===== flow/config.mk =====
export PLATFORM = sky130hd
export DESIGN_NAME = geofence
export DESIGN_NICKNAME = geofence
export VERILOG_FILES = /design/flow/design.v
export SDC_FILE = /design/flow/constraint.sdc
export NUM_CORES = 4
export LEC_CHECK = 0
export CAP_MARGIN = 20
export CORE_ASPECT_RATIO = 0.91
export CORE_MARGIN = 2
export CORE_UTILIZATION = 72
export CTS_CLUSTER_DIAMETER = 356
export CTS_CLUSTER_SIZE = 25
export GPL_ROUTABILITY_DRIVEN = 1
export MAX_ROUTING_LAYER = met5
export PLACE_DENSITY_LB_ADDON = 0.0
export SETUP_SLACK_MARGIN = -0.54
export SLEW_MARGIN = 20
export TNS_END_PERCENT = 30

===== flow/design.v =====
module geofence ( clk,reset,X,Y,valid,is_inside);
input clk;
input reset;
input [9:0] X;
input [9:0] Y;
output reg valid;
output is_inside;
reg [2:0]state, next_state;
parameter IDLE = 3'd0,
	  READ = 3'd1,
      SORTING = 3'd2,
	  CAL = 3'd3,
	  OUT = 3'd4,
      BUFFF = 3'd5;
reg [2:0] sort_cnt;
reg [2:0] cnt;
reg [9:0] tmp_x[0:5];
reg [9:0] tmp_y[0:5];
reg [9:0] target_x;
reg [9:0] target_y;
reg [2:0] sort_idx;
reg signed [10:0] buf1;
reg signed [10:0] buf2;
reg signed [21:0] tmp;
reg done;
wire signed [21:0]mul;
assign mul = buf1 * buf2;
reg [5:0] result;
assign is_inside = &result | &(~result);
always@(posedge clk or posedge reset)begin
    if(reset)
        state <= IDLE;
    else 
        state <= next_state;
end
always@(*)begin
    if(reset)
        next_state = IDLE;
    else begin
        case(state)
            IDLE:
                next_state = READ;
            READ:begin
                if(done == 1) next_state = SORTING;
                else next_state = READ;  
            end
            SORTING:begin
                if(sort_idx == 0) next_state = CAL;
                else next_state = SORTING;
            end
            CAL:begin
                if(sort_idx == 6) next_state = OUT;
                else next_state = CAL;
            end 
            OUT:
                next_state = BUFFF;
            BUFFF:
                next_state = READ; 
            default:    next_state = IDLE;
        endcase
    end 
end
always@(posedge clk or posedge reset)begin
    if(reset)begin
        cnt <= 0;
        done <= 0;
        sort_cnt <= 1;
        sort_idx <= 4;
        valid <= 0;
    end
    else begin
        if(next_state == READ) begin
            valid <= 0;
            case(cnt)
                0:begin
                    target_x <= X;
                    target_y <= Y;
                end
                1:begin
                    tmp_x[0] <= X;
                    tmp_y[0] <= Y;
                end
                2:begin
                    tmp_x[1] <= X;
                    tmp_y[1] <= Y;
                end
                3:begin
                    tmp_x[2] <= X;
                    tmp_y[2] <= Y;
                end
                4:begin
                    tmp_x[3] <= X;
                    tmp_y[3] <= Y;
                end
                5:begin
                    tmp_x[4] <= X;
                    tmp_y[4] <= Y;
                end
                6:begin
                    tmp_x[5] <= X;
                    tmp_y[5] <= Y;
                end
            endcase
            if(cnt < 6)
                cnt <= cnt + 1;
            else begin
                cnt <= 0;
                done <= 1;
            end
        end
        else if(next_state == SORTING)begin
            done <= 0;
            case(cnt)
                0:begin
                    buf1 <= tmp_x[sort_cnt] - tmp_x[0];         
                    cnt <= cnt + 1;
                end
                1:begin      
                    buf2 <= tmp_y[sort_cnt+1] - tmp_y[0];    
                    cnt <= cnt + 1;
                end
                2:begin
                    tmp <= mul;
                    buf2 <= tmp_y[sort_cnt] - tmp_y[0];    
                    cnt <= cnt + 1;
                end
                3:begin
                    buf1 <= tmp_x[sort_cnt+1] - tmp_x[0];
                    cnt <= cnt + 1;
                end
                4:begin
                    if(tmp > mul)begin
                        cnt <= 5;
                    end
                    else begin
                        if(sort_cnt == sort_idx) begin
                            sort_idx <= sort_idx - 1;
                            sort_cnt <= 1;
                        end
                        else 
                            sort_cnt <= sort_cnt + 1;
                        cnt <= 0;
                    end
                end
                5:begin
                    tmp_x[sort_cnt] <= tmp_x[sort_cnt+1];
                    tmp_x[sort_cnt+1] <= tmp_x[sort_cnt];
                    tmp_y[sort_cnt] <= tmp_y[sort_cnt+1];
                    tmp_y[sort_cnt+1] <= tmp_y[sort_cnt];
                    if(sort_cnt == sort_idx) begin
                        sort_idx <= sort_idx - 1;
                        sort_cnt <= 1;
                    end
                    else 
                        sort_cnt <= sort_cnt + 1;
                    cnt <= 0;
                end
            endcase
        end
        else if(next_state == CAL)begin
            case(cnt)
            0:begin
                buf1 <= tmp_x[sort_idx] - target_x;
            end
            1:begin
                if(sort_idx == 5)
                    buf2 <= tmp_y[0] - target_y;
                else
                    buf2 <= tmp_y[sort_idx+1] - target_y;
            end
            2:begin
                tmp <= mul;
                buf2 <= tmp_y[sort_idx] - target_y;
            end
            3:begin
                if(sort_idx == 5)
                    buf1 <= tmp_x[0] - target_x;
                else
                    buf1 <= tmp_x[sort_idx+1] - target_x;
             end
            4:begin
                result[sort_idx] <= (tmp > mul);
                sort_idx <= sort_idx + 1;
            end
            endcase
            if(cnt < 4)begin
                cnt <= cnt + 1;
            end
            else 
                cnt <= 0;
        end
        else if(next_state == OUT)begin
            sort_idx <= 4;
            sort_cnt <= 1;
            cnt <= 0;
            valid <= 1;
        end
    end
end
endmodule

===== flow/constraint.sdc =====
create_clock -name core_clock -period 5.67 [get_ports {clk}]
set_input_delay 1.1340 -clock core_clock [delete_from_list [all_inputs] [get_ports {clk}]]
set_output_delay 1.1340 -clock core_clock [all_outputs]
set_load 0.01 [all_outputs]

===== flow/run.sh =====
#!/bin/bash
# the make line also repeats each setting of config.mk as NAME=value (left out here)
make -C /OpenROAD-flow-scripts/flow DESIGN_CONFIG=/design/flow/config.mk WORK_HOME=/design/flow/orfs CLKGATE_MAP_FILE= finish

==> results of run 1 <==
## layer usage
metal  wire length [um]  share of wire  track usage  up-vias
met4               4805          0.074       0.2750        2
met3               9094           0.14       0.1330      439
met2              28680           0.44       0.7016     1537
met5                 12        0.00018            0        -
li1                   -              -            -     7967
met1              22350           0.34       0.5477     8537
## layout make-up
class	instances	area [um2]
multi-input combinational	1650	12530
sequential	207	6135
fill	1669	5050
timing repair buffer	184	1483
inverter	238	893.4
tap	354	442.9
clock buffer	16	336.6
clock inverter	1	20.02
## what timing repair did
action / in CTS / in global routing
cloned: 0 / 0
resized: 27 / 13
setup endpoints to repair: 14 / 14
buffers inserted: 9 / 5
pin swaps: 17 / 15
==> design notes, run 1 <==
Number of buffers and inverters on the critical path: 5. With the post-layout minimum cycle time at 6.928 ns, the top-level port count is 24. The tools report the area of the core region as 26890 um2. OpenSTA lists the critical path startpoint as buf2[5]. Pins over their slew limit in the final report were tallied at 0.

The critical path endpoint has a required time of 6.09 ns. The XOR/XNOR share of the synthesized area was 0.02566; the share of synthesized area occupied by flip-flops and latches was 0.3099. Nets still carrying antenna violations after routing amount to 0. After synthesis, the largest family of logic cells by area is adder cells. The die span in y is 162.2 um.

After detailed routing, the number of vias per cell comes to 6.974. The main area contributors are edfxtp_1 (29%), fa_1 (12%), ha_1 (8.4%), nand2_1 (8.4%), a31oi_1 (5.0%). For the distinct cell type count after synthesis, the log shows 65.

The average cell area after synthesis works out to 8.860 um2. The number of remaining DRC errors is 0. The number of H-tree branching levels came out at 1. Synthesis handed over a netlist of 2234 instances. Setup repair after global routing could not meet its margin everywhere.

The number of clock buffers added by TritonCTS is 12. The share of synthesized registers carrying an async set or reset works out to 0.08213. In the final report, the number of hold violations comes to 0. Looking at the hold checks, the worst path lands on valid. The number of gates on the worst path with buffers counted is 28, and the CTS sink count is 207. The initial antenna violation count is 1. The final core area utilization is 0.8122, and the setup TNS after final layout is -15.95 ns.

Worst reg2reg path startpoint: buf2[5]. The worst setup slack before clock tree synthesis is -1.234 ns. The synthesis-stage register bit count came out at 207. For this block, the via count after detailed routing is 18482. For the post-DP HPWL, the log shows 44.09 mm. A clean result was blocked by negative setup slack. From the final report, the count of setup violators was given as 14. Hold is met by 0.5571 ns. The fraction of synthesized area in multiplexers is 0.04690. Primary flip-flop cell chosen by synthesis mapping: edfxtp_1. With the via count of the first global-routing pass at 18375, the number of detailed-route iterations in the first pass is 15.

The number of antenna diodes is 0. The largest incremental delay on the critical path is 0.56 ns. Most popular library cell in the synthesized design by count: nand2_1.

The count of buffers added on input and output ports is 23. With the post-placement cell count at 2618, the top cell type's share of synthesized area is 0.2882. Counting stages on the worst path, the most repeated cell is fa_1.

The timing report gives the worst reg2reg path a setup slack of -1.26 ns. The commonest cells after synthesis are nand2_1 (441), inv_1 (237), edfxtp_1 (190).

Slowest cell on the critical path: fa_1. STA lists the startpoint of the worst hold path as valid. The run gives 0.4482 for the aggregate global-route resource usage.

After synthesis the cells add up to 19790 um2. The remaining global-route overflow came out at 0. The run gives 0.1469 for the worst max-slew margin expressed relative to the limit.

The and-or/or-and share of the synthesized area is 0.1807. The endpoint identified for the worst register-to-register timing path is sort_idx[2].

The fmax is 144.3 MHz. The chip occupies 28840 um2. In this run the deepest clock path goes through 3 buffers.

The synth_stat.txt file lists the number of cells as 2234. The data arrival time reported for the critical path is 7.35 ns. The worst setup path is launched from a flop. The placed instances occupy a cell area of 21190 um2. Category of the worst setup path capture point: a flop. In this run, synthesis inferred 190 flip-flops with an integrated enable. The area reported by Yosys stat was 19790 um2; the detailed-route wire length was 64.95 mm. The tool warning count for the run is 46. The post-synthesis simple-gate area fraction is 0.1579. Between the synthesized netlist and the finished layout, the area growth was recorded as 10.32%. On the final layout, the worst clock skew is 0.02007 ns.

The run gives 5 for the worst-path maximum fanout. The number of hold buffers added after cts was 0; the slew at the pin closest to its max-slew limit was 1.277 ns. The clock root buffer was clkbuf_16. The share of the clock period used by the worst path is 1.222. The slack of the critical path is -1.258 ns, and the depth of the most critical reg-to-reg path is 28. The worst hold path belongs to the class flop to flop. The library cell with the largest summed area after synthesis was edfxtp_1.

The routed design shows a wire length per standard cell of 24.51 um. Max-capacitance violation count: 0. The final report lists a non-filler cell total of 2650.

The run gives 99.08 mm as the global-route wire length before repair. The run gives 0.50 ns as the clock latency on the worst-skew pair. The flow ran to the end, but the layout failed its checks. TritonCTS built the clock tree. The family with the most delay on the worst path is adder cells. Adder-cell area share of the yosys netlist: 0.2064. The congestion estimate from routability-driven global placement came to 0.9638.

The tools report the net count after synthesis as 2510. Pin count of the biggest net entering global routing: 100. Type of the worst setup path: flop to flop. The number of cells traversed by the worst hold path is 1. The clock transition at the register clock pins on the worst setup and hold paths after CTS was 0.10 ns.

The number of placement rows is 57. The synthesis log from Yosys contains 3 warnings. In this run the horizontal extent of the chip is 177.8 um. The number of design-rule violations left by the first detailed-router iteration came out at 2989.

The initial core utilization was 0.7362. After the last flow step, the layout net total stands at 2569. The last element of the critical path was sort_idx[2]. The post-route cell area came out at 21840 um2.
==> run 2, diff against run 1 <==
- CORE_ASPECT_RATIO: 0.91 -> 1.58
- CORE_UTILIZATION: 72 -> 30
- CTS_CLUSTER_DIAMETER: 356 -> unset
- PLACE_DENSITY_LB_ADDON: 0.0 -> 0.27
- SETUP_SLACK_MARGIN: -0.54 -> unset
- clock period: 5.67 -> 6.4 ns (I/O delays scaled with it)
==> run 2 against run 1 <==
  * Still fails the layout checks on negative setup slack
  * Critical path depth is the same
  * Non-clock buffer count grew 7
  * Hold slack lost 0.082 ns
  * Sequential share of layout area shrank 1.3 points
  * Global-route usage shrank 24 points
  * Synthesized cell count is the same
  * Die area grew 140%
  * Cell area grew 5.0%
==> design notes, run 2 <==
The flow ran to the end, but the layout failed its checks. The run did not pass the layout checks because of negative setup slack. After synthesis, the netlist uses 65 different library cells.

The number of cells on the worst reg-to-reg path is 28. In this run, the number of DRC markers left after iteration 0 of detailed routing was 2045. Summing over every cut layer, the via total after detailed routing is 17867.

The post-DP HPWL is 51.33 mm. The worst setup path is launched from a flop. The tools report the global routing met2 resource utilization as 0.3880.

STA lists the endpoint of the worst register-to-register path as sort_cnt[2]. Worst reg2reg path startpoint: buf2[7]. The number of port buffers was 23. The number of H-tree branching levels came out at 1.

The clock transition at the register clock pins on the worst setup and hold paths after CTS was 0.06 ns; the aggregate global-route resource usage was 0.2084. The number of nets with antenna violations after routing was 0. The met1 routing resource usage after global routing is 0.2134.

The number of cells traversed by the worst hold path is 1. The number of synthesized flops with an enable pin works out to 190. Setup repair after global routing could not meet its margin everywhere. Per the layout report, the design carries 6617 filler cells.

The run gives 0.2882 for the top cell type's share of synthesized area. The run gives 72.51 mm as the detailed-route wire length. The number of standard cells reported by yosys came out at 2234. The die span in y works out to 326.9 um.

With the adder-cell area share of the yosys netlist at 0.2064, the average cell area after synthesis is 8.860 um2. The timing report shows that the slowest cell on the worst path is fa_1.

The number of max-slew violations in the final report is 0. The post-synthesis simple-gate area fraction is 0.1579. TritonCTS built the clock tree. With the via density per instance at 5.643, the initial core utilization is 0.3026. TritonRoute reported its final design rule violation total as 0. The category of the worst setup path capture point was a flop. Counting I/O delays and the setup requirement, the final critical path takes 6.824 ns.

With the fraction of synthesized area in multiplexers at 0.04690, the area enclosed by the die boundary is 68100 um2. The run gives 0 as the initial antenna violation count. The area reported by Yosys stat is 19790 um2, and the global placer's final weighted congestion is 0.9544. Sorting the synthesized cells by area gives the leading types as edfxtp_1 (29%), fa_1 (12%), ha_1 (8.4%), nand2_1 (8.4%), a31oi_1 (5.0%). The worst hold path terminates at valid. The tools report the number of nets at the end of the flow as 2587.

For the via count of the first global-routing pass, the log shows 18223. Die width: 208.4 um. For this run the top cell type by instance count after synthesis was nand2_1. Among the non-sequential cells, adder cells take the most area.

The pin count of the biggest net entering global routing is 45. The met3 usage is 0.02615, and the area of the core region is 65410 um2. Global-route wire length before repair: 108.2 mm. Looking at the clock tree report, the root buffer type is clkbuf_16. For this run, the final setup violation count is recorded as 14. The number of CTS-inserted buffers is 23, and the post-route non-filler standard cell count is 3166. The XOR/XNOR share of the synthesized area is 0.02566.

After global routing, the most crowded layer is met2. The detailed placer reported the number of placed instances as 3106. The CTS sink count is 207, and the post-detailed-route wirelength per cell is 22.90 um. The worst hold path belongs to the class flop to flop. The post-CTS hold buffer count recorded in the log is 0.

The floorplan report gives the top-level pin count as 24. OpenSTA lists the critical path endpoint as sort_cnt[2].

With the Yosys warning count at 3, the relative area change from synthesis to final layout is 15.81%. The share of synthesized registers carrying an async set or reset was 0.08213; the data arrival time of the critical path was 7.27 ns. The timing report lists the critical path depth as 28 cells.

The primary flip-flop cell chosen by synthesis mapping was edfxtp_1. Hold-check failures listed in the final report amount to 0. Along the critical path, the tally of buffer and inverter instances is 5. The net count after synthesis is 2510. The run gives -0.4241 ns for the slack of the critical path. In this design, the largest share of critical-path delay is due to adder cells.

The type of the worst setup path was flop to flop. With the clock skew at 0.01069 ns, the worst max-slew margin expressed relative to the limit is 0.2136. The number of logged tool warnings was 46. Fmax: 146.5 MHz. The post-synth register bit count is 207. The run gives 21820 um2 for the post-detailed-placement cell area. The run gives 0.57 ns as the clock latency on the worst-skew pair.

The final-layout worst hold slack is 0.4752 ns. The worst-path maximum fanout works out to 5. The share of synthesized area occupied by flip-flops and latches is 0.3099. The first detailed-routing pass took 10 iterations. The synthesized design spends more area on one cell type than any other, namely edfxtp_1. At the placement stage, the worst setup path has a slack of -0.5638 ns. The pin closest to its max-slew limit shows a slew of 1.169 ns.

Yosys reports that the most numerous cell types are nand2_1 (441), inv_1 (237), edfxtp_1 (190). According to the timing report, the data required time at the worst endpoint equals 6.85 ns. The tools report the buffer levels on the longest clock path as 3.

For the number of standard cells after synthesis, the log shows 2234. Recorded from the global router log, the overflow total was 0.

The register-to-register path setup slack is -0.42 ns. In this run the most critical hold path is launched from valid. The and-or/or-and share of the synthesized area was 0.1807; the number of antenna diodes was 0. The share of the clock period used by the worst path was 1.066; the largest incremental delay on the critical path was 0.56 ns. The launching instance or port of the critical path is buf2[7]. Cell seen most often among critical-path stages: fa_1. After synthesis the cells add up to 19790 um2. Across the run, the number of max-cap violations was 0. For the final core area utilization, the log shows 0.3505.

The setup TNS after final layout was -4.718 ns. The number of placement rows was 118. For the completed layout, the total cell area is recorded as 22920 um2.
==> run 2: final cells by class <==
class / count / area, um2 / share of cell area
Inverter: 238 / 893.4 / 0.03897
Tap cell: 840 / 1051 / 0.04585
Multi-Input combinational cell: 1650 / 12580 / 0.5490
Sequential cell: 207 / 6135 / 0.2676
Clock inverter: 15 / 112.6 / 0.004912
Clock buffer: 25 / 583.1 / 0.02544
Timing Repair Buffer: 191 / 1564 / 0.06823
==> run 2: repair_timing <==
item | 4_1_cts | 5_1_grt
pin swaps | 18 | 29
resized | 19 | 39
buffers inserted | 9 | 11
endpoints found under the setup margin | 14 | 14
==> run 2: per-layer routing <==
metal,vias up,part of all wire
li1,8017,-
met1,8607,0.34
met2,911,0.51
met3,332,0.070
met4,0,0.080
met5,-,0
==> run 3, diff against run 2 <==
- ABC_AREA: unset -> 1
- CAP_MARGIN: 20 -> 40
- CORE_ASPECT_RATIO: 1.58 -> 0.7
- CORE_UTILIZATION: 30 -> 72
- CTS_CLUSTER_SIZE: 25 -> 10
- GPL_ROUTABILITY_DRIVEN: 1 -> unset
- MAX_ROUTING_LAYER: met5 -> unset
- PLACE_DENSITY_LB_ADDON: 0.27 -> 0.02
- SETUP_SLACK_MARGIN: unset -> 2.31
- TNS_END_PERCENT: 30 -> 5
- clock period: 6.4 -> 7.74 ns (I/O delays scaled with it)
==> run 3 against run 2 <==
  * The run now finishes clean
  * Sequential share of layout area rose by 0.28 points
  * Global-route usage grew 29 points
  * Via count grew 20%
  * Hold slack improved by 0.031 ns
==> design notes, run 3 <==
The run finished with no timing, DRC or antenna violations. The most popular library cell in the synthesized design by count is nand2_1.

The run gives 0.5007 for the aggregate global-route resource usage. The worst-path maximum fanout came out at 5. The tools report the global placer's final weighted congestion as 1.031. The adder-cell area share of the yosys netlist was 0.1991. Per the detail_route report, routed wire per instance is 25.01 um.

According to the dpl log, the detail-placed design has an HPWL of 48.93 mm. The worst setup path is launched from a flop. Per the post-synthesis report, the nets total 2938. On the worst setup and hold paths after CTS, the clock-pin slew comes to 0.06 ns.

The number of maximum-capacitance violations recorded for the run is 0. Counting distinct cell types in the post-synthesis netlist gives 62. With the global-route wire length before repair at 113.8 mm, the share of synthesized registers carrying an async set or reset is 0.08213. The startpoint identified for the worst hold timing path is valid.

According to the timing report, the critical path is captured at cnt[0].

The top-level port count came out at 24. TritonCTS built the clock tree. The number of logged tool warnings was 46; the routed via count was 21399. The slowest cell on the critical path is fa_1. The violation tally recorded at the end of detailed-routing iteration 0 is 4252.

The synthesis-stage register bit count came out at 207. The clock root buffer is clkbuf_16. In this run the core area contains 51 standard-cell rows.

The type of the worst setup path was flop to flop. The run gives 0.55 ns for the largest incremental delay on the critical path. The worst setup slack before clock tree synthesis came out at 0.8840 ns.

The critical path crosses 32 cells after its start point. The tools report the worst reg2reg path startpoint as buf2[3]. Setup violations remaining at the end of the flow were counted as 0. According to the report, the first pass of detailed routing completed in 22 iterations. The number of synthesized flops with an enable pin came out at 190.

Per the detail_route report, DRC violations left total 0. For reference, the final report shows the max-slew violation count at 0. The synthesized cell area is 20520 um2. The top cell type's share of synthesized area works out to 0.2780. A synthesized cell averages 7.710 um2. Initial antenna violation count: 1.

The initial core utilization is 0.7343. Post-synthesis simple-gate area fraction: 0.2159. The dominant kind of combinational cell was simple AND/OR/NAND/NOR gates.

By area the synthesized netlist is led by edfxtp_1 (28%), nand2_1 (14%), fa_1 (12%), inv_1 (8.2%), ha_1 (8.1%). Setup slack closes at 0.9639 ns.

The worst hold path belongs to the class flop to flop. After floorplanning, the die was sized to cover 29890 um2. Input and output buffers added on the ports amount to 23. The tools report the clock skew as 0.03258 ns. The synthesized netlist has a Yosys-reported chip area of 20520 um2. Setup repair after global routing could not meet its margin everywhere. The script reports the combined buffer and inverter count of the critical path as 6. The number of cells reported by Yosys stat comes to 2662.

The fraction of synthesized area in multiplexers is 0.01024, and the fmax is 147.6 MHz. The detailed-route wire length was 77.12 mm; the number of cells traversed by the worst hold path was 2. Counting every instance in the synthesized netlist gives 2662. According to the finish report, the design has a final net count of 2978. The synthesized design spends more area on one cell type than any other, namely edfxtp_1.

Clock latency on the worst-skew pair: 0.56 ns. The die span in y is 145.3 um. According to the CTS report, the clock sink count is 207. The worst register-to-register path depth is 32.

The capture point of the worst register-to-register path is recorded as cnt[0]. The worst hold path endpoint was valid.

The and-or/or-and share of the synthesized area is 0.1480. With the Yosys warning count at 3, the slew at the pin closest to its max-slew limit is 0.9396 ns. Family with the most delay on the worst path: adder cells. Buffers inserted during clock tree synthesis total 24. The share of synthesized area occupied by flip-flops and latches is 0.2989, and the data arrival time of the critical path is 7.22 ns.

The run gives 0.3729 for the worst max-slew margin expressed relative to the limit. The run gives 0.01835 for the XOR/XNOR share of the synthesized area. The number of antenna diodes in the final layout is 0.

For the number of nets with antenna violations after routing, the log shows 0. Using the TritonRoute via totals, the vias-per-cell ratio works out to 6.939. Number of H-tree branching levels: 1. The most used flip-flop cell after synthesis is edfxtp_1.

The launching instance or port of the critical path is buf2[3]. The setup TNS after final layout came out at 0 ns. Counting stages on the worst path, the most repeated cell is nand2_1. In this run the layout overhead on the synthesized area is reported as 10.52%. The remaining global-route overflow was 0. Buffer levels on the longest clock path: 3.

The logs give 27950 um2 for the area of the core region and 0.8115 for the final core area utilization. With the via count of the first global-routing pass at 20625, the data required time at the worst endpoint is 8.18 ns. The worst setup path is captured at a flop. The share of the clock period used by the worst path is 0.8755.

The run gives 0.96 ns as the register-to-register path setup slack. Counting endpoints that fail hold in the final report gives 0. The horizontal die dimension reported for this design is 205.8 um. Entering global routing, the biggest net connects 71 pins.

The run gives 0.5063 ns for the final-layout worst hold slack. The worst path needs 6.776 ns of the cycle, external delays included. The synthesis run shows the most used standard cells to be nand2_1 (783), inv_1 (450), edfxtp_1 (190).
-- run 3: layout make-up --
class,instances,area (um2)
Multi-Input combinational cell,1879,12560
Sequential cell,207,6135
Fill cell,1745,5268
Inverter,465,1757
Timing Repair Buffer,125,1092
Clock buffer,37,670.6
Tap cell,371,464.2
-- run 3: timing repair --
| item | CTS | global route |
|---|---|---|
| hold endpoints to repair | 0 | 0 |
| hold buffers | 0 | 0 |
| gates cloned | 1 | 0 |
| buffers inserted | 52 | 4 |
| setup endpoints to repair | 18 | 32 |
| gates resized | 42 | 12 |
| pin swaps | 25 | 16 |
-- run 3: stage by stage --
stage / std cells / area, um2
after CTS: 3075 / 22520
after detailed placement: 2985 / 21210
after global placement: 2980 / 21130
final: 3084 / 22680
after global routing: 3084 / 22680
after floorplan: 2662 / 20600
-- run 3: metal layers --
metal / part of all wire / GRT usage / up-vias / wire length (um)
met5: 0 / 0 / - / 0
met4: 0.068 / 0.2332 / 0 / 5230
met3: 0.20 / 0.2237 / 641 / 15200
met2: 0.40 / 0.7047 / 2269 / 30870
met1: 0.33 / 0.6600 / 9608 / 25820
li1: - / - / 8881 / -
==> run 4, diff against run 3 <==
- ABC_AREA: 1 -> unset
- CAP_MARGIN: 40 -> 25
- CORE_ASPECT_RATIO: 0.7 -> 0.52
- CORE_UTILIZATION: 72 -> 30
- CTS_CLUSTER_DIAMETER: unset -> 304
- CTS_CLUSTER_SIZE: 10 -> 19
- GPL_ROUTABILITY_DRIVEN: unset -> 1
- GPL_TIMING_DRIVEN: unset -> 0
- HOLD_SLACK_MARGIN: unset -> 0.15
- MAX_ROUTING_LAYER: unset -> met5
- MIN_ROUTING_LAYER: unset -> met2
- PLACE_DENSITY_LB_ADDON: 0.02 -> 0.27
- SETUP_SLACK_MARGIN: 2.31 -> 1.12
- SLEW_MARGIN: 20 -> 15
- clock period: 7.74 -> 6.95 ns (I/O delays scaled with it)
==> run 4 against run 3 <==
  * Synthesized area shrank 3.6%
  * Die area increased by 130%
  * The flow now stops in 5_1_grt
  * Synthesized cell count is 16% lower
==> design notes, run 4 <==
The post-placement cell count was 3147. For the Yosys warning count, the log shows 3. The chip occupies 68160 um2.

Share of synthesized area occupied by flip-flops and latches: 0.3099. By area the synthesized netlist is led by edfxtp_1 (29%), fa_1 (12%), ha_1 (8.4%), nand2_1 (8.4%), a31oi_1 (5.0%). After synthesis the netlist holds a flip-flop and latch count of 207.

The post-synth count of flops with an enable pin is 190. The top cell type's share of synthesized area was 0.2882; the area reported by Yosys stat was 19790 um2. The most popular library cell in the synthesized design by count is nand2_1. The number of port buffers came out at 23. CTS reports a maximum clock tree buffer depth of 3. The initial core utilization was 0.3055; the aggregate global-route resource usage was 0.5346. Library cell with the largest summed area after synthesis: edfxtp_1. TritonCTS reports the number of clock sinks as 207. The tools report the post-detailed-placement cell area as 21600 um2. Buffers inserted to repair hold after CTS numbered 0.

The tools report the clock root buffer as clkbuf_16. From bottom edge to top edge, the die measures 189.2 um. According to the floorplan log, the row count is 67. The area of the core region came out at 64800 um2. The fraction of synthesized area in multiplexers works out to 0.04690. After its last routability iteration, the placer logged a weighted congestion of 1.113. The adder-cell area share of the yosys netlist works out to 0.2064. The tool reported: "[ERROR GRT-0116] Global routing finished with congestion. Check the congestion regions in the DRC Viewer". In this run, CTS created clock tree buffers numbering 14.

Ranked by instance count, the synthesized netlist is headed by nand2_1 (441), inv_1 (237), edfxtp_1 (190). The number of H-tree branching levels was 1. The commonest register cell is edfxtp_1. The run stopped with a tool error. The mapped netlist covers 19790 um2.

The post-synthesis simple-gate area fraction came out at 0.1579. The synthesized instance count is 2234. At floorplan, the net count of the design was reported as 2510. For this design, Yosys synthesis ends with a cell count of 2234. The average cell area after synthesis came out at 8.860 um2.

With the share of synthesized registers carrying an async set or reset at 0.08213, the remaining global-route overflow is 168. The post-DP HPWL is 74.77 mm. The tools report the last stage reached as 5_1_grt. XOR/XNOR share of the synthesized area: 0.02566. The and-or/or-and share of the synthesized area was 0.1807. The die width was 360.2 um. The number of different library cells used by synthesis comes to 65. Among the non-sequential cells, adder cells take the most area. 24 I/O pins were placed.
## run 4: per-stage QoR
step                hold WS [ns]  worst slack (ns)
floorplan                 0.4909            0.3606
global placement          0.5417            -2.272
detailed placement        0.5438            -1.531
CTS                       0.5685           -0.4074
## run 4: routing by layer
layer,overflow,GRT usage
met1,-,-
met2,3,0.5367
met3,135,0.7257
met4,1,0.2170
met5,29,0.4734
## run 4: timing repair
item	CTS
endpoints found under the hold margin	0
endpoints found under the setup margin	33
setup buffers	18
resized	78
pin swaps	23
==> run 5, diff against run 4 <==
- CAP_MARGIN: 25 -> 20
- CORE_ASPECT_RATIO: 0.52 -> unset
- CORE_UTILIZATION: 30 -> 72
- CTS_CLUSTER_DIAMETER: 304 -> 350
- CTS_CLUSTER_SIZE: 19 -> 21
- GPL_ROUTABILITY_DRIVEN: 1 -> unset
- GPL_TIMING_DRIVEN: 0 -> unset
- HOLD_SLACK_MARGIN: 0.15 -> -0.08
- MAX_ROUTING_LAYER: met5 -> unset
- MIN_ROUTING_LAYER: met2 -> unset
- PLACE_DENSITY_LB_ADDON: 0.27 -> unset
- SETUP_SLACK_MARGIN: 1.12 -> -0.46
- SLEW_MARGIN: 15 -> 20
- TNS_END_PERCENT: 5 -> unset
- clock period: 6.95 -> 5.12 ns (I/O delays scaled with it)
==> run 5 against run 4 <==
  * The layout now fails its checks (negative setup slack)
  * Synthesized cell count unchanged
  * Synthesized area did not move
  * Die area decreased by 58%
==> design notes, run 5 <==
The number of logged tool warnings came out at 48. The STA report counts the stages on the worst setup path as 28. The post-detailed-route wirelength per cell was 25.97 um.

Number of synthesized flops with an enable pin: 190. According to the timing report, the critical path is launched from buf1[5]. In this run the cell area of the synthesized design comes to 19790 um2.

The most used flip-flop cell after synthesis is edfxtp_1. For this run, the number of Yosys warnings is 3. The clock skew came out at 0.02170 ns. Per the synthesis report, the number of distinct cell types is 65. The run gives 2234 as the number of standard cells reported by yosys. The worst hold path terminates at valid. The final core area utilization came out at 0.8181.

The number of placement rows is 60. For the share of synthesized area occupied by flip-flops and latches, the log shows 0.3099. Counting tap cells, the placed design contains a total of 2629 instances. As reported, the later end of the worst-skew pair has a clock insertion delay of 0.50 ns. The fraction of synthesized area in multiplexers is 0.04690, and the data required time at the worst endpoint is 5.51 ns. By count the netlist is led by nand2_1 (441), inv_1 (237), edfxtp_1 (190). Number of buffers and inverters on the critical path: 8. The core region is 26950 um2. Looking at the setup timing report, the critical path kind is flop to flop.

The tools report the last element of the critical path as cnt[2]. Antenna repair during routing inserted a diode count of 0. Relative area change from synthesis to final layout: 11.38%.

The report lists the violated layout checks as negative setup slack. The number of nets in the synthesized netlist is 2510. The largest single stage delay on the critical path is 0.60 ns.

The area reported by Yosys stat is 19790 um2. The tools report the number of detailed-route iterations in the first pass as 16. The tools report the number of nets with antenna violations after routing as 0. The run gives 3 as the buffer levels on the longest clock path. After layout, the minimum clock period comes to 7.106 ns.

The worst reg2reg path startpoint was buf1[5]. For this run, the top clock speed supported by timing is 140.7 MHz. The routed via count came out at 19026. The logs give 12540 um2 for the logic area and 0 for the max-capacitance violation count.

Note, the detailed placer reported a final HPWL of 46.41 mm. Family with the most delay on the worst path: adder cells. The top-level port count was 24. The startpoint identified for the worst hold timing path is valid.

Global routing finished with a remaining overflow of 0. The cell seen most often among critical-path stages was fa_1. Per the OpenROAD floorplan log, the height of the die is 169.8 um. The type of the most critical hold path was flop to flop. The aggregate global-route resource usage was 0.4585.

The number of cells traversed by the worst hold path is 1. After its last routability iteration, the placer logged a weighted congestion of 1.020. Looking at the critical path, the highest net fanout was 5.

The global-route wire length before repair is 101.2 mm, and the average cell area after synthesis is 8.860 um2. For this run, design rule violations remaining after detail routing come to 0. The run gives 0.1807 for the and-or/or-and share of the synthesized area. According to the floorplan report, the total die area is 28830 um2. Looking at the max-slew report, the worst-margin pin has a slew of 1.297 ns.

The worst setup path is launched from a flop. The tools report the number of hold buffers added after cts as 0. Library cell with the largest summed area after synthesis: edfxtp_1. Setup violations remaining at the end of the flow were counted as 23. The run gives -1.986 ns for the slack of the critical path.

The run gives 2234 as the number of standard cells after synthesis. By area the synthesized netlist is led by edfxtp_1 (29%), fa_1 (12%), ha_1 (8.4%), nand2_1 (8.4%), a31oi_1 (5.0%). The share of the clock period used by the worst path came out at 1.388.

With the number of design-rule violations left by the first detailed-router iteration at 3430, the top cell type's share of synthesized area is 0.2882. The clock root buffer is clkbuf_16. The logs give 0.7344 for the initial core utilization and 0 for the initial antenna violation count. With the share of synthesized registers carrying an async set or reset at 0.08213, the CTS sink count is 207. Entering global routing, the biggest net connects 72 pins. Prior to clock tree synthesis, the placed netlist has a worst setup slack of -1.864 ns. Dominant kind of combinational cell: adder cells.

TritonCTS built the clock tree. The number of H-tree branching levels was 1. Category of the worst setup path capture point: a flop. The floorplan step set the die width to 169.8 um. Pins over their slew limit in the final report were tallied at 0.

For the number of filler cells placed in the layout, the log shows 1608. Sorting the synthesis cell report by count puts at the top nand2_1. The worst max-slew margin expressed relative to the limit is 0.1333, and the final number of hold-violating endpoints is 0. The number of nets at the end of the flow came out at 2598. The timing report shows that the slowest cell on the worst path is fa_1. On the critical path the data arrives at 7.50 ns.

The XOR/XNOR share of the synthesized area is 0.02566, and the register-to-register path setup slack is -1.99 ns. The final report lists a non-filler cell total of 2665. The adder-cell area share of the yosys netlist came out at 0.2064.

Setup repair after global routing could not meet its margin everywhere. The run gives 0.1579 for the post-synthesis simple-gate area fraction. The logs give 18747 for the via count of the first global-routing pass and 69.22 mm for the detailed-route wire length. TritonCTS created 13 clock buffers. The tools report the reg-to-reg critical path endpoint as cnt[2]. The flow ran to the end, but the layout failed its checks. The worst register-to-register path has a depth of 28.

The routed design shows a via density per instance of 7.139. The area taken by sequential standard cells is reported as 6135 um2. The count of buffers added on input and output ports is 23. Looking at the worst setup and hold paths, the clock pins of their registers show a slew of 0.10 ns. The synthesis-stage register bit count works out to 207.
[run 5: area by class of cell]
type	count	share of cell area
timing repair buffer	212	0.07781
clock inverter	1	0.0002270
tap	341	0.01935
clock buffer	16	0.01527
multi-input combinational	1650	0.5686
inverter	238	0.04052
sequential	207	0.2782
[run 5: what timing repair did]
item                       CTS  global route
setup endpoints to repair   14            15
pin swaps                   21            12
setup buffers               11             8
resized                     21            22
[run 5: routing by layer]
layer / vias up / share of wire / track usage
li1: 8006 / - / -
met1: 8807 / 0.33 / 0.5464
met2: 1657 / 0.44 / 0.7365
met4: 2 / 0.086 / 0.2917
met3: 554 / 0.14 / 0.1278
met5: - / 0.00027 / 0
[run 5: metrics by stage]
stage                     TNS, ns  area (um2)  hold slack (ns)
final                      -28.73       22050           0.4836
after global routing       -34.19       22050           0.5160
after CTS                  -21.56       21880           0.4843
after detailed placement   -24.48       21390           0.4648
after global placement     -20.52       21370           0.4572
after floorplan            -17.96       19860           0.4909
==> run 6, diff against run 5 <==
- ABC_AREA: unset -> 1
- CORE_ASPECT_RATIO: unset -> 1.58
- CTS_CLUSTER_DIAMETER: 350 -> 204
- CTS_CLUSTER_SIZE: 21 -> 25
- GPL_ROUTABILITY_DRIVEN: unset -> 1
- HOLD_SLACK_MARGIN: -0.08 -> 0.29
- MAX_ROUTING_LAYER: unset -> met4
- PLACE_DENSITY_LB_ADDON: unset -> 0.01
- SETUP_SLACK_MARGIN: -0.46 -> 1.65
- TNS_END_PERCENT: unset -> 5
- clock period: 5.12 -> 5.75 ns (I/O delays scaled with it)
==> run 6 against run 5 <==
  * Still fails the layout checks on negative setup slack
  * Register-to-register slack improved by 1.0 ns
  * Cell count grew 18%
  * Non-clock buffer count increased by 3
  * Sequential cell count is the same
  * Utilization grew 1.7 points
  * Clock skew is 0.016 ns higher
  * Setup slack improved by 1.0 ns
  * Count of clock-buffer cells in the layout stayed put
  * Via count is 14% higher
==> design notes, run 6 <==
Counting instances in the post-synthesis netlist gives the leading cell types as nand2_1 (783), inv_1 (450), edfxtp_1 (190). The slack of the critical path came out at -0.9502 ns. The tools report the category of the worst setup path capture point as a flop. The fmax is 149.2 MHz. The share of synthesized area occupied by flip-flops and latches came out at 0.2989.

The final timing report lists a hold violation count of 0. The tools report the reg-to-reg critical path endpoint as result[5]. The number of standard cells after synthesis came out at 2662. The layout checks failed on negative setup slack. According to the report, the first pass of detailed routing completed in 10 iterations. The registers of the reported paths see a clock transition of 0.12 ns.

Per the gpl log, the routability congestion estimate is 1.057. The root buffer cell chosen for the clock tree is clkbuf_16. Relative area change from synthesis to final layout: 14.02%.

The critical path starts at buf2[3]. The final setup violation count came out at 14. The number of hold buffers added after CTS was 0. The post-detailed-route wirelength per cell was 25.24 um; the routed via count was 21731.

The number of remaining DRC errors was 0. In the Yosys report the total cell count is 2662. For the number of max-slew violations in the final report, the log shows 0. The type of the worst setup path is flop to flop.

The logs give 1686 for the number of filler cells placed in the layout and 28040 um2 for the area of the core region. The run gives 216.2 um for the die span in y. The slowest cell on the critical path is fa_1. The count of nets left with antenna violations once routing finished came out at 0.

The number of nets in the synthesized netlist is 2938. The post-synthesis simple-gate area fraction works out to 0.2159. Summing all flip-flop and latch instances after layout gives 6135 um2. With the distinct cell type count after synthesis at 62, the clock latency on the worst-skew pair is 0.52 ns.

For reference, the top cells by area after synthesis are edfxtp_1 (28%), nand2_1 (14%), fa_1 (12%), inv_1 (8.2%), ha_1 (8.1%). The CTS sink count was 207. Top cell type's share of synthesized area: 0.2780. The startpoint identified for the worst hold timing path is sort_cnt[0]. The Yosys warning count is 3, and the post-layout minimum cycle time is 6.700 ns. With the clock skew at 0.03798 ns, the slew at the pin closest to its max-slew limit is 0.9919 ns. Detailed placement finished with a half-perimeter wire length of 51.61 mm. Number of CTS-inserted buffers: 12.

The type recorded for the worst min-delay path is flop to flop. The run gives 190 for the number of synthesized flops with an enable pin. Library cell with the largest summed area after synthesis: edfxtp_1. The family with the most delay on the worst path is adder cells. The remaining global-route overflow came out at 0. The die width works out to 138.3 um.

The flow ran to the end, but the layout failed its checks. The tools report the via count of the first global-routing pass as 21896. The report puts the cell count of the worst reg-to-reg path at 30. A synthesized cell averages 7.710 um2. The tools report the number of design-rule violations left by the first detailed-router iteration as 3729.

Grouping non-sequential cells by family puts the most area in simple AND/OR/NAND/NOR gates. Number of buffers and inverters on the critical path: 7. The tools report the initial core utilization as 0.7320.

The cell that appears most often on the critical path is fa_1. The worst-path maximum fanout is 6, and the synthesis-stage register bit count is 207. The XOR/XNOR share of the synthesized area was 0.01835; the final-layout worst hold slack was 0.5379 ns.

The initial antenna violation count was 1. Adder-cell area share of the yosys netlist: 0.1991.

The run gives 23 for the number of port buffers. The worst setup path is launched from a flop. With the setup TNS after final layout at -12.55 ns, the number of gates on the worst path with buffers counted is 30. For the aggregate global-route resource usage, the log shows 0.5071. The number of H-tree branching levels was 1; the worst max-slew margin expressed relative to the limit was 0.3387.

The number of logged tool warnings works out to 46. With the and-or/or-and share of the synthesized area at 0.1480, the share of synthesized registers carrying an async set or reset is 0.08213. The tools report the area reported by Yosys stat as 20520 um2.

The pin count of the biggest net entering global routing came out at 89. TritonCTS built the clock tree. Setup repair after global routing could not meet its margin everywhere. The tools report the detailed-route wire length as 79.24 mm. On the worst path, the slowest cell contributes a delay of 0.56 ns. At the worst endpoint, the required time is 6.10 ns.

The run gives 0 for the max-capacitance violation count. In this run the cell area of the synthesized design comes to 20520 um2. Among all flip-flop cells after synthesis, the most frequent one is edfxtp_1.

Last element of the critical path: result[5]. The clock passes through at most 3 buffers.

The number of cells traversed by the worst hold path was 2. Among all cell types in the netlist, the one instantiated most often is nand2_1. The global-route wire length before repair came out at 114.3 mm.

For reference, the placement row count at floorplan is 77. The layout report lists the multi-input gate area as 12920 um2. With the fraction of synthesized area in multiplexers at 0.01024, the via density per instance is 6.923.

For the top-level port count, the log shows 24. The final layout contains 3056 nets. The chip occupies 29910 um2. The timing report gives the worst reg2reg path a setup slack of -0.95 ns. The share of the clock period used by the worst path was 1.165.

STA shows the worst min-delay path finishing at sort_cnt[0]. The data arrival time of the critical path is 7.05 ns. The startpoint identified for the worst register-to-register timing path is buf2[3].
run 6: area by class of cell:
cell class,count,area share
repair buffers,215,0.07608
clock buffers,16,0.01438
inverters,465,0.07534
flip-flops and latches,207,0.2622
clock inverters,1,0.0008555
diodes,1,0.0001069
well taps,355,0.01898
multi-input cells,1879,0.5521
run 6: per-stage QoR:
step                      setup WS, ns  cells  instance area, um2  utilization
after floorplan                -0.1178   2662               20600            -
after global placement         -0.4350   3084               22040       0.7860
after detailed placement       -0.6400   3084               22040       0.7860
after CTS                      -0.3712   3132               23040       0.8217
after global routing            -1.249   3139               23400       0.8347
final                          -0.9502   3139               23400       0.8347
run 6: per-layer routing:
layer / vias to the layer above / GRT usage / share of wire
li1: 9020 / - / -
met1: 9734 / 0.5131 / 0.29
met2: 2070 / 0.8112 / 0.44
met3: 907 / 0.1058 / 0.13
met4: 0 / 0.4844 / 0.13
met5: - / - / 0
run 6: timing repair:
action                                  CTS  global route
gates cloned                              1             0
setup buffers                            30             6
gates resized                           101            65
endpoints found under the setup margin   48            96
pin swaps                                57            38
==> run 7, diff against run 6 <==
- HOLD_SLACK_MARGIN: 0.29 -> unset
- clock period: 5.75 -> 6.27 ns (I/O delays scaled with it)
==> run 7 against run 6 <==
  * Still fails the layout checks on negative setup slack
  * Cell area down 2.0%
  * Sequential cell count unchanged
  * Global-route usage down 2.8 points
  * Clock skew down 0.0027 ns
  * Critical endpoint unchanged
  * Synthesized area unchanged
==> design notes, run 7 <==
The flow ran to the end, but the layout failed its checks. The run did not pass the layout checks because of negative setup slack. The critical path crosses 30 cells after its start point. Summed over all instances, the cell type with the most area after synthesis is edfxtp_1.

The startpoint identified for the worst hold timing path is sort_cnt[0]. The run gives 0.2989 for the share of synthesized area occupied by flip-flops and latches. In this run, synthesis produced a sequential element count of 207. Per the OpenROAD floorplan log, the area of the core is 28040 um2. Number of filler cells placed in the layout: 1703.

For this run the aggregate overflow at the end of global routing stands at 0. The share of synthesized registers carrying an async set or reset is 0.08213. The number of logged tool warnings was 46.

The clock transition at the register clock pins on the worst setup and hold paths after CTS works out to 0.11 ns. The XOR/XNOR share of the synthesized area was 0.01835. Yosys stat counts 2662 cells in the synthesized netlist.

Per STA, the library cell used most along the worst path is fa_1. The max-capacitance violation count is 0. The final number of hold-violating endpoints is 0, and the global-route wire length before repair is 108.3 mm.

The final core area utilization is 0.8184. The adder-cell area share of the yosys netlist was 0.1991. The worst hold path endpoint is sort_cnt[0]. The tools report the routed via count as 21028.

The routed design could run at a clock period as short as 6.672 ns. The data required time at the worst endpoint is 6.63 ns. The fraction of synthesized area in multiplexers is 0.01024, and the detailed-route wire length is 74.17 mm. For this design, the slowest cell found on the critical path is fa_1. For the area reported by Yosys stat, the log shows 20520 um2. Across the routed clock network, the largest skew measured is 0.03531 ns. During synthesis, Yosys emitted a total of 3 warnings. The number of standard cells after synthesis is 2662. According to the floorplan report, the die height is 216.2 um.

The number of synthesized flops with an enable pin was 190. The tools report the net count after synthesis as 2938. Along the critical path, the tally of buffer and inverter instances is 8. The critical path maximum fanout is 5. The run gives 1 for the number of H-tree branching levels. Post-synth the commonest register cell is edfxtp_1.

For the worst flop-to-flop path, the logic depth is 30. Dividing the detail-routed wire length by the instance count gives 24.04 um. The family with the most delay on the worst path was adder cells.

The tools report the number of detailed-route iterations in the first pass as 9. Among all stages on the critical path, the maximum delay recorded is 0.60 ns. In the Yosys stats the netlist draws on 62 distinct library cells.

In the synthesized netlist, the cells that appear most often are nand2_1 (783), inv_1 (450), edfxtp_1 (190). The detail route stage leaves a number of antenna-violating nets equal to 0.

The run gives 0.2780 for the top cell type's share of synthesized area. From synthesis to final layout, the design area changed by 11.80%. In this run the critical register-to-register path is captured at result[5].

The pin closest to its max-slew limit shows a slew of 1.157 ns. Entering global routing, the biggest net connects 80 pins. The worst setup path is launched from a flop. The number of port buffers is 23.

The run gives 1 as the initial antenna violation count. The type recorded for the worst min-delay path is flop to flop. Per the detail_route report, vias per standard cell equal 6.816. The startpoint identified for the worst register-to-register timing path is buf2[5]. With the aggregate global-route resource usage at 0.4794, the share of the clock period used by the worst path is 1.064.

The slack of the critical path is -0.4021 ns. Data on the critical path arrives at its endpoint at 7.03 ns. The initial core utilization was 0.7320. The number of placement rows is 77, and the via count of the first global-routing pass is 20646. The run gives 0 as the number of remaining DRC errors. The tree is rooted in a clkbuf_16. The launching instance or port of the critical path is buf2[5].

The run gives -0.40 ns for the register-to-register path setup slack. The number of nets at the end of the flow was 3002. Most popular library cell in the synthesized design by count: nand2_1.

Averaged over all synthesized cells, the footprint is 7.710 um2. The run gives 12 as the number of CTS-inserted buffers. The post-synthesis simple-gate area fraction came out at 0.2159. Measured along the x axis, the die boundary spans 138.3 um.

TritonCTS built the clock tree. The dominant kind of combinational cell was simple AND/OR/NAND/NOR gates. Sorting the synthesized cells by area gives the leading types as edfxtp_1 (28%), nand2_1 (14%), fa_1 (12%), inv_1 (8.2%), ha_1 (8.1%). The top-level port count is 24. Number of cells traversed by the worst hold path: 2. The clock passes through at most 3 buffers.

The tools report the number of max-slew violations in the final report as 0. The run gives 20520 um2 as the synthesized cell area. In the placement report, post-DP HPWL is listed as 49.96 mm.

The logs give 0.2266 for the worst max-slew margin expressed relative to the limit and 1.089 for the global placer's final weighted congestion. The tools report the last element of the critical path as result[5]. With the area enclosed by the die boundary at 29910 um2, the fmax is 149.9 MHz.

The and-or/or-and share of the synthesized area was 0.1480. For the CTS sink count, the log shows 207. Type of the worst setup path: flop to flop.

The logs give 3255 for the number of design-rule violations left by the first detailed-router iteration and 0.51 ns for the clock latency on the worst-skew pair. The tools report the final setup violation count as 14. Setup repair after global routing could not meet its margin everywhere. STA classifies the critical path endpoint as a flop.
## run 7: what timing repair did
item                                    4_1_cts  5_1_grt
pin swaps                                    26       63
setup buffers                                34       23
endpoints found under the setup margin       30       44
gates cloned                                  1        0
resized                                      41      112
hold buffers                                  0        0
## run 7: area by class of cell
class / count / area [um2] / share of cell area
tap: 355 / 444.2 / 0.01936
timing repair buffer: 161 / 1351 / 0.05889
clock inverter: 1 / 20.02 / 0.0008725
sequential: 207 / 6136 / 0.2674
multi-input combinational: 1879 / 12890 / 0.5617
inverter: 465 / 1767 / 0.07700
clock buffer: 16 / 336.6 / 0.01467
antenna: 1 / 2.502 / 0.0001091
## run 7: metal layers
layer  up-vias  GRT usage  part of all wire
met5         -          -                 0
li1       8916          -                 -
met2      1899     0.7843              0.45
met3       789    0.08816              0.13
met1      9424     0.4961              0.29
met4         0     0.4146              0.13
## run 7: per-stage QoR
| stage | TNS (ns) | hold WS [ns] | instances | setup slack [ns] | instance area [um2] |
|---|---|---|---|---|---|
| 6_report | -3.538 | 0.5217 | 3085 | -0.4021 | 22940 |
| 3_5_place_dp | -0.6282 | 0.5065 | 3009 | -0.1603 | 21470 |
| 5_1_grt | -7.279 | 0.5523 | 3085 | -0.6743 | 22940 |
| 2_1_floorplan | 0 | 0.4773 | 2662 | 0.4014 | 20600 |
| 4_1_cts | 0 | 0.5328 | 3061 | 0.03873 | 22280 |
| 3_3_place_gp | 0 | 0.4822 | 3009 | 0.04514 | 21470 |
==> run 8, diff against run 7 <==
- CORE_ASPECT_RATIO: 1.58 -> unset
- CORE_UTILIZATION: 72 -> 64
- CTS_CLUSTER_DIAMETER: 204 -> unset
- CTS_CLUSTER_SIZE: 25 -> 100
- GPL_ROUTABILITY_DRIVEN: 1 -> unset
- MAX_ROUTING_LAYER: met4 -> unset
- PLACE_DENSITY_LB_ADDON: 0.01 -> unset
- SETUP_SLACK_MARGIN: 1.65 -> unset
- TNS_END_PERCENT: 5 -> unset
- clock period: 6.27 -> 5.62 ns (I/O delays scaled with it)
==> run 8 against run 7 <==
  * Fmax is 6.3% higher
  * Highest routed layer is now met5
  * Utilization is 6.6 points lower
  * Cell area is 3.4% higher
  * Still fails the layout checks on negative setup slack
  * Synthesized area stayed put
  * Critical path type unchanged
  * Hold slack worse by 0.021 ns
  * Setup slack worse by 0.25 ns
==> design notes, run 8 <==
The tools report the area occupied by registers as 6135 um2. The logs give 109.7 mm for the global-route wire length before repair and 20520 um2 for the area reported by Yosys stat. Slowest cell on the critical path: fa_1.

Type of the most critical hold path: flop to flop. The detailed-route wire length is 71.99 mm. Share of synthesized registers carrying an async set or reset: 0.08213. The and-or/or-and share of the synthesized area is 0.1480. The region available for standard cell placement spans 31560 um2.

The share of the clock period used by the worst path was 1.117. The depth of the most critical reg-to-reg path works out to 27. The number of port buffers is 23.

The placement stage leaves a total instance area of 22140 um2. Buffers inserted during clock tree synthesis total 26. The report gives the cell count of the worst hold path as 2. The logic area was 12770 um2. The number of gates on the worst path with buffers counted came out at 27.

Setup repair after global routing could not meet its margin everywhere. The layout checks failed on negative setup slack. In this run the maximum-capacitance check reported violations numbering 0. The XOR/XNOR share of the synthesized area was 0.01835; the post-DP HPWL was 49.72 mm. The worst setup slack before clock tree synthesis was -0.7623 ns; the number of standard cells reported by yosys was 2662. Summing over every cut layer, the via total after detailed routing is 20401. The post-synthesis simple-gate area fraction was 0.2159. STA classifies the critical path startpoint as a flop. The area enclosed by the die boundary is 33520 um2, and the remaining global-route overflow is 0. With the post-route cell area at 23730 um2, the data arrival time of the critical path is 6.73 ns.

The register-to-register path setup slack is -0.66 ns. With the share of synthesized area occupied by flip-flops and latches at 0.2989, the Yosys warning count is 3. The first detailed-routing pass ran for 7 iterations.

After synthesis, the mean cell area works out to 7.710 um2. Via density per instance: 6.357. The worst min-delay path startpoint was valid. The run gives 183.1 um for the die width. Primary flip-flop cell chosen by synthesis mapping: edfxtp_1. Clock transition at the register clock pins on the worst setup and hold paths after CTS: 0.06 ns. Type of the worst setup path: flop to flop. The capture point of the worst register-to-register path is recorded as sort_cnt[2]. Wire segments on met3 add up to 9.019 mm in the final route. Per the detail_route report, routed wire per instance is 22.44 um. CTS sink count: 207.

The largest single stage delay on the critical path is 0.55 ns. At floorplan, the net count of the design was reported as 2938. The cell that appears most often on the critical path is fa_1. The run gives 0.3560 for the worst max-slew margin expressed relative to the limit. TritonCTS built the clock tree. The worst hold path terminates at valid.

The run gives 0 as the final number of hold-violating endpoints. The run gives -0.6553 ns for the slack of the critical path. The startpoint identified for the worst register-to-register timing path is buf1[9]. The report shows a maximum critical-path fanout of 7. Once detail routing completed, the nets flagged for antenna violations numbered 0. Category of the worst setup path capture point: a flop. The finished design was reported to have a net count of 3062. Synthesis handed over a netlist of 2662 instances.

Detailed-route iteration 0 reported a violation count of 2814. Per STA, the startpoint of the critical path is buf1[9]. Static timing analysis puts the maximum clock frequency at 159.4 MHz.

Per the placement report, the placed cell count is 3133. The run gives 0 for the number of max-slew violations in the final report. The distinct cell type count after synthesis is 62, and the number of placement rows is 65. From the final report, the count of setup violators was given as 14. For the finished layout, the period the worst path requires is 6.275 ns.

The die span in y came out at 183.1 um. Looking at area per cell type in the netlist, the leader is edfxtp_1. Per the gpl log, the routability congestion estimate is 1.003. The buffer levels on the longest clock path is 3. The most popular library cell in the synthesized design by count was nand2_1. The number of filler cells placed in the layout came out at 2357. The most critical setup path has its endpoint at sort_cnt[2]. The via count of the first global-routing pass was 20107.

For reference, the top cells by count after synthesis are nand2_1 (783), inv_1 (450), edfxtp_1 (190). On the final layout, the worst clock skew is 0.01052 ns. Number of H-tree branching levels: 1. For reference, the top logic cell family by area is simple AND/OR/NAND/NOR gates. At the worst endpoint, the required time is 6.07 ns. The relative area change from synthesis to final layout was 15.63%. The post-synth register bit count is 207. The initial core utilization is 0.6504.

The initial antenna violation count came out at 3. Entering global routing, the biggest net connects 76 pins.

The slew at the pin closest to its max-slew limit came out at 0.9660 ns. Sorting the synthesized cells by area gives the leading types as edfxtp_1 (28%), nand2_1 (14%), fa_1 (12%), inv_1 (8.2%), ha_1 (8.1%). The run gives 0.4282 for the aggregate global-route resource usage.

The tools report the clock latency on the worst-skew pair as 0.56 ns. In this run the clock root is driven by a clkbuf_16. In the routed design, unresolved DRC markers number 0. Number of buffers and inverters on the critical path: 7.

Broken down by cell family, the worst path's largest delay share belongs to adder cells. The tightest hold path in the finished design has a slack of 0.5005 ns.

The top cell type's share of synthesized area is 0.2780. The tools report the met2 wire length as 32.74 mm. Number of synthesized flops with an enable pin: 190.

The routed wirelength on the met1 layer is recorded as 24.89 mm. The fraction of synthesized area in multiplexers came out at 0.01024. The adder-cell area share of the yosys netlist came out at 0.1991. The run finished, with violations left. The top-level port count is 24. The post-route non-filler standard cell count is 3209. Number of logged tool warnings: 48.

The mapped netlist covers 20520 um2. Routed signal wires occupy layers up through met5.
-- run 8: per-stage QoR --
step | utilization | TNS (ns)
after CTS | 0.7439 | -6.641
after global routing | 0.7519 | -12.91
final | 0.7520 | -8.509
after detailed placement | 0.7015 | -9.212
after global placement | 0.7015 | -7.454
after floorplan | - | -2.058
-- run 8: metal layers --
| metal | GRT usage | vias up |
|---|---|---|
| met5 | 0 | - |
| met4 | 0.2563 | 2 |
| met3 | 0.1088 | 432 |
| met2 | 0.7015 | 1452 |
| met1 | 0.5109 | 9457 |
| li1 | - | 9058 |
-- run 8: repair_timing --
| action | CTS | global route |
|---|---|---|
| gates resized | 60 | 43 |
| setup endpoints to repair | 14 | 14 |
| hold buffers | 0 | 0 |
| gates cloned | 1 | 0 |
| pin swaps | 39 | 29 |
| hold endpoints to repair | 0 | 0 |
| buffers inserted | 17 | 9 |
-- run 8: cell type report --
type,instances,share of cell area
flip-flops and latches,207,0.2585
inverters,465,0.07397
clock buffers,31,0.02910
repair buffers,207,0.07107
diodes,1,0.0001055
clock inverters,17,0.007751
multi-input cells,1879,0.5383
well taps,402,0.02120
==> run 9, diff against run 8 <==
- CORE_ASPECT_RATIO: unset -> 1.58
- CORE_UTILIZATION: 64 -> 72
- CTS_CLUSTER_DIAMETER: unset -> 204
- CTS_CLUSTER_SIZE: 100 -> 25
- GPL_ROUTABILITY_DRIVEN: unset -> 1
- MAX_ROUTING_LAYER: unset -> met5
- TNS_END_PERCENT: unset -> 30
- clock period: 5.62 -> 7.31 ns (I/O delays scaled with it)
==> run 9 against run 8 <==
  * The run now finishes clean
  * Cell area fell by 9.5%
  * Wire length fell by 3.5%
  * First-iteration DRC count rose by 10%
  * Global-route usage rose by 3.7 points
  * Utilization rose by 1.4 points
  * Via count fell by 1.8%
  * Die area fell by 11%
  * Synthesized area did not move
  * Largest cell class unchanged
==> design notes, run 9 <==
STA classifies the critical path endpoint as a flop. At the later pin of the worst-skew pair, clock insertion delay measures 0.54 ns. The number of H-tree branching levels was 1. Checking hold timing, the worst path is listed with class flop to flop.

The run gives 107.7 mm as the global-route wire length before repair. Among all stages on the critical path, the largest delay is contributed by fa_1. The worst register-to-register path has a depth of 26. The worst max-slew margin expressed relative to the limit is 0.1833.

The run gives 0.12 ns for the clock transition at the register clock pins on the worst setup and hold paths after CTS. The fmax is 146.0 MHz, and the relative area change from synthesis to final layout is 4.591%. The final layout contains 2903 nets.

The worst hold path begins at sort_cnt[0]. Dividing the detail-routed wire length by the instance count gives 23.26 um. Aggregate global-route resource usage: 0.4655. For the initial antenna violation count, the log shows 0.

The synthesis run shows the most used standard cells to be nand2_1 (783), inv_1 (450), edfxtp_1 (190). Per the detailed-route log, wirelength across all metal layers totals 69.45 mm. The endpoint identified for the worst register-to-register timing path is result[5]. According to the floorplan report, the total die area is 29910 um2. For the initial core utilization, the log shows 0.7320. Entering global routing, the biggest net connects 74 pins. Dividing the detail-routed via count by the number of cells gives 6.712. The startpoint class of the critical path is a flop.

The worst-case reg-to-reg setup slack stands at 0.46 ns. Dominant kind of combinational cell: simple AND/OR/NAND/NOR gates. The run gives 45 for the number of logged tool warnings.

In the hold report, the worst path ends at sort_cnt[0]. CTS sink count: 207. Once detail routing completed, the nets flagged for antenna violations numbered 0.

Looking at the setup timing report, the critical path kind is flop to flop. The most popular library cell in the synthesized design by count is nand2_1. The data arrival time of the critical path was 7.22 ns. The logs give 0 for the number of hold buffers added after cts and 0.03610 ns for the clock skew. Largest incremental delay on the critical path: 0.71 ns.

TritonCTS built the clock tree. Endpoints failing hold in the final report were tallied at 0. The top cell type's share of synthesized area works out to 0.2780. The number of cells traversed by the worst hold path came out at 2. Per the OpenROAD floorplan log, the width of the die is 138.3 um. The number of cells reported by Yosys stat comes to 2662. In this run the cell area of the synthesized design comes to 20520 um2.

The tools report the post-route cell area as 21470 um2. In this run the vertical extent of the chip is 216.2 um.

The slew at the pin closest to its max-slew limit works out to 1.222 ns. Per STA, the library cell used most along the worst path is nand2_1.

In this run the clock root is driven by a clkbuf_16. In this run the critical register-to-register path is launched from buf1[10]. For the max-capacitance violation count, the log shows 0. The count of buffers added on input and output ports is 23. The distinct cell type count after synthesis is 62, and the via count of the first global-routing pass is 20274. During I/O placement, the number of pins put on the boundary was 24.

The wire-length estimate of the detail-placed layout is 48.51 mm. The launching instance or port of the critical path is buf1[10]. The core region is 28040 um2. The and-or/or-and share of the synthesized area was 0.1480.

The total overflow left after global routing is 0. Looking at the clock tree report, the maximum root-to-sink buffer count equals 3. The area occupied by registers is 6135 um2. The number of gates on the worst path with buffers counted is 26. Setup repair after global routing left no endpoint under its margin. The number of detailed-route iterations in the first pass is 9.

By area the synthesized netlist is led by edfxtp_1 (28%), nand2_1 (14%), fa_1 (12%), inv_1 (8.2%), ha_1 (8.1%). The fraction of synthesized area in multiplexers came out at 0.01024.

The logic area is 12250 um2, and the number of synthesized flops with an enable pin is 190. The share of the clock period used by the worst path came out at 0.9370. The run gives 7.710 um2 for the average cell area after synthesis. For reference, the critical path is captured by result[5]. The run gives 2135 as the number of filler cells placed in the layout. The worst-path maximum fanout was 11. The data required time at the worst endpoint is 7.68 ns, and the post-synthesis simple-gate area fraction is 0.2159. The final setup violation count is 0, and the area reported by Yosys stat is 20520 um2. The number of placement rows is 77. The CTS report gives the tree buffer count as 12.

The primary flip-flop cell chosen by synthesis mapping is edfxtp_1. The run finished with no timing, DRC or antenna violations. The share of synthesized area occupied by flip-flops and latches was 0.2989. Looking at area per cell type in the netlist, the leader is edfxtp_1. In the final timing run, aggregate negative setup slack is 0 ns.

With the number of standard cells after synthesis at 2662, the adder-cell area share of the yosys netlist is 0.1991. With the number of buffers and inverters on the critical path at 4, the XOR/XNOR share of the synthesized area is 0.01835. The first routing iteration left 3099 violations. The run gives 0.08213 for the share of synthesized registers carrying an async set or reset. For the Yosys warning count, the log shows 3. The synthesis-stage register bit count is 207. Per the post-synthesis report, the nets total 2938. In the final report, the number of pins over their slew limit comes to 0. The routed via count is 20041. The routed design could run at a clock period as short as 6.849 ns. In this design, the largest share of critical-path delay is due to adder cells. Per the detailed placement report, the placed cell area equals 21070 um2. The number of remaining DRC errors is 0, and the global placer's final weighted congestion is 1.020.
-- run 9: layout make-up --
| type | count | area share |
|---|---|---|
| Sequential cell | 207 | 0.2858 |
| Tap cell | 355 | 0.02069 |
| Clock inverter | 1 | 0.0009326 |
| Timing Repair Buffer | 63 | 0.02471 |
| Clock buffer | 16 | 0.01568 |
| Multi-Input combinational cell | 1878 | 0.5705 |
| Antenna cell | 1 | 0.0001166 |
| Inverter | 465 | 0.08155 |
-- run 9: repair_timing --
action                                 in CTS  in global routing
gates resized                               0                  1
buffers inserted                            0                  3
endpoints found under the hold margin       0                  0
setup endpoints to repair                   0                  3
-- run 9: stage by stage --
step                instances  hold slack (ns)  setup WS (ns)    util
finish                   2986           0.5263         0.4607  0.7657
global route             2985           0.5498       0.002363  0.7656
CTS                      2982           0.5256         0.3529  0.7643
detailed placement       2965           0.5105         0.4013  0.7516
global placement         2965           0.4794         0.6565  0.7514
floorplan                2662           0.4773          1.058       -
-- run 9: metal layers --
| metal | up-vias | part of all wire | track usage | routed length (um) |
|---|---|---|---|---|
| li1 | 8720 | - | - | - |
| met1 | 9148 | 0.30 | 0.5034 | 21050 |
| met2 | 1549 | 0.46 | 0.7622 | 32040 |
| met3 | 624 | 0.12 | 0.1096 | 8300 |
| met4 | 0 | 0.12 | 0.4112 | 8046 |
| met5 | - | 0 | 0 | 0 |
